== run 1 ==
Design LSTM, start of the top module:
module LSTM(clk, Of, En, Ci, Cip, In, Ui, Uf, Uk, Uo, Wi, Wk, Wf, Wo, Vo, Bi, Bo, Bf, Bk, PrevH, Cout, Hout);
Size: ~2400 cells after synthesis, about 32 flip-flops, about 150 I/O pins, roughly 17000 sq um of cells after synthesis.
clock: 29.5 ns
lec_check: 0
abc_area: 1
cap_margin: 20
core_margin: 2
core_utilization: 71
cts_cluster_diameter: 236
cts_cluster_size: 33
max_routing_layer: met4
slew_margin: 20
tns_end_percent: 5
run.sh (not shown) runs the stock make flow with config.mk's settings and CLKGATE_MAP_FILE=.
To summarise run 1: no stage aborted, but the layout did not pass its checks, failing on setup timing.
Input-level comparison between run 2 and run 1:
- CORE_UTILIZATION changed from 71 to 65
- MAX_ROUTING_LAYER removed (was met4)
- CTS_CLUSTER_SIZE removed (was 33)
- CTS_CLUSTER_DIAMETER removed (was 236)
- ABC_AREA removed (was 1)
- TNS_END_PERCENT removed (was 5)
- the clock period (ns, I/O delays scaled along) changed from 29.5 to 36.7
--- outcome ---
In run 2 the implementation ran to completion but is not tape-out ready, as the final checks report setup timing. Run 2 — half-perimeter wire length after placement 14% lower, run 1 as reference. On run 2: count of cells resized by post-cts repair is 18 lower than what run 1 gave. Run 2 leaves more setup margin than run 1. Sort run 1 and run 2 by worst hold slack desc -> top: run 1.
Here is what was changed in the inputs of run 3 compared with run 2.
- CORE_UTILIZATION now 36, was 65
- the clock period (ns, I/O delays scaled along) now 47.0, was 36.7
Findings:
Run 3 vs run 2 — final standard cell count with taps included and fillers excluded rose 219. Delay of the slowest cell on the worst path sits lower in run 3 than in run 2. Maximum fanout along the worst path in run 3 is 4 below run 2. Run 3 was carried through to the last stage, and its layout satisfied the timing, design-rule and antenna checks. Ran to the end and failed final checks on setup timing: run 2. Run 2 has higher area growth from synthesis to final layout than run 3. As far as yosys stat chip area is concerned, run 3 and run 2 perform about the same. Tapcell count on run 3 is up relative to run 2. Re sequential cell area fraction in the yosys report: no difference whatsoever between run 2 and run 3. Lower final cell area excluding filler cells goes to run 3 over run 2.
Input changes introduced in run 4 (baseline for comparison: run 3):
- swapping 47.0 for 44.2 in the clock period (ns, I/O delays scaled along)
Results
Compared with run 3, run 4 shows a lower required time of the critical path. [run 4 vs run 3] slew at the pin closest to its max-slew limit: higher in run 4. Count of clock buffers in the final design: run 3 and run 4 compared, lower one is run 4. Compared with run 3, in run 4 max-cap check violation count did not really move, buffer share of cell area rose by 0.40 points. Run 4 ran to completion and came out clean on the timing, design-rule and antenna checks. For the multi-input gate area in the final layout, run 4 came in about 0.64% higher than run 3 did. Between run 3 and run 4, final hold slack is lower for run 3, run 4 comes in above that. Post-synthesis instance total: run 3 vs run 4, no meaningful difference.
Setup changes, run 4 to run 5
- ABC_AREA newly set to 1
- CORE_UTILIZATION changed from 36 to 68
- the clock period (ns, I/O delays scaled along) changed from 44.2 to 34.6
--- outcome ---
Sequential element share of the synthesized area (higher): run 4
Per the comparison of run 5 with run 4, met1 demand-to-capacity share in global routing went up; worst setup slack went down; number of cells in the finished layout apart from fillers went up; final-layout clock-cell area share did not really move.
NOTE: met2 usage in run 5 exceeds that of run 4
| run 5 | all stages done | FAIL | setup timing |
[compare] base=run 4 new=run 5: utilization saw an increase; die area shrank by 42%; area of the mapped netlist went up by about 9%.


== v14 ==
LSTM again, from the RTL that the note above started with.
clock: 36.9 ns
lec_check: 0
cap_margin: 15
core_margin: 2
core_utilization: 72
cts_cluster_diameter: 28
cts_cluster_size: 37
setup_slack_margin: 4.53
slew_margin: 20
v14: flow complete, layout not clean; failing: negative setup slack
> inputs changed (v14 -> v59)
Settings: removing CTS_CLUSTER_DIAMETER (formerly 28); changing CAP_MARGIN from 15 to 20; changing CORE_UTILIZATION from 72 to 56; removing CTS_CLUSTER_SIZE (formerly 37); changing the clock period (ns, I/O delays scaled along) from 36.9 to 24.5.
Findings:
Finished, but not clean: v59, with negative setup slack. Area: v59 vs v14 -> v59 larger. v14 has lower critical path depth than v59.
The inputs of v9 differ from those of v59 as listed below.
Settings: a change of CORE_UTILIZATION from 56 to 60; a deleted SETUP_SLACK_MARGIN that had been 4.53; a change of the clock period (ns, I/O delays scaled along) from 24.5 to 20.1.
Notes after the runs:
The runs compared here, v59 and v9, all ended either early or with open violations.
v9 finished all stages; layout check result: FAIL, due to negative setup slack.
Compared with v59, v9 shows a number of optimization iterations in the first detailed-route pass that is 2 higher.
In v9 the cell count after placement turned out about 1.7% lower than in v59.
Growth of design area from synthesis to finish: v9 < v59
On minimum setup slack among reg-to-reg paths, v59 beats v9.
When the final numbers for v59 and v9 were put side by side, the worst hold slack turned out to be smaller in v59.
Row routed wire length: v9 lower / v59 higher
v9: tapcell count is 43 lower than what v59 reported.
Setup slack: v9 less than v59
Relative to v9, the following input files were edited for v49:
Settings: TNS_END_PERCENT now 5, previously not set; CORE_UTILIZATION now 58, was 60; the clock period (ns, I/O delays scaled along) now 36.7, was 20.1.
[summary]
[flow] v9 | stages: complete | final checks: fail | reason: negative setup slack. v49 finished all stages; however, its layout fails the closing checks, the failures being negative setup slack. Count of standard-cell rows grows slightly when moving from v9 to v49. Between v9 and v49, the clock-cell share of area does not differ in any meaningful way. Comparing v49 and v9, the lower non-clock buffer count was measured on v49. Compared with v9, in v49 wire length of the first global-routing pass now sits lower; post-route clock skew now sits at about the same level; routed wire length now sits lower. From v9 to v49 the numbers moved as follows: area of all placed cells without fillers -260 um^2; area of the core +3.4%.
Changes in v51 relative to v49:
Settings: setting CTS_CLUSTER_SIZE to 33 for the first time; changing CORE_UTILIZATION from 58 to 71; setting MAX_ROUTING_LAYER to met4 for the first time.
--- outcome ---
In v51 the implementation ran to completion but is not tape-out ready, as the final checks report negative setup slack.
Compared with v49, v51 shows number of cells after detailed placement that has gone down by a few percent.
Worst hold slack: v51 better than v49
Between v51 and v49, the difference in total number of nets in the final design is negligible.
In the tables for v51 and v49, amount of wire on met2 after detailed routing reads higher with v51.
Changes observed in v51 relative to v49: highest net fanout along the worst path decreased 1, die size has decreased, number of hold-slack violations in the final timing report about even, tap cell instance count shrank by 18%.
Reported for v51 and v49, cell depth of the worst setup path turned out identical to the last digit.
Compared with v49, v51 degrades minimum clock period after layout.
### v51 -> v3
Settings: removing TNS_END_PERCENT (formerly 5); removing CTS_CLUSTER_SIZE (formerly 33); changing CORE_UTILIZATION from 71 to 40; removing MAX_ROUTING_LAYER (formerly met4); changing the clock period (ns, I/O delays scaled along) from 36.7 to 45.0.
--- outcome ---
- v3: done, clean on timing, DRC and antenna
- Although it ran to completion, v51 produced a layout that fails the final checks because of negative setup slack.
- v51 → v3: first-pass iteration count of the detailed router down 1; utilization down 37 points; final setup violation count down 1; maximum clock skew at final layout flat; insertion delay to the later sink of the worst-skew pair flat.
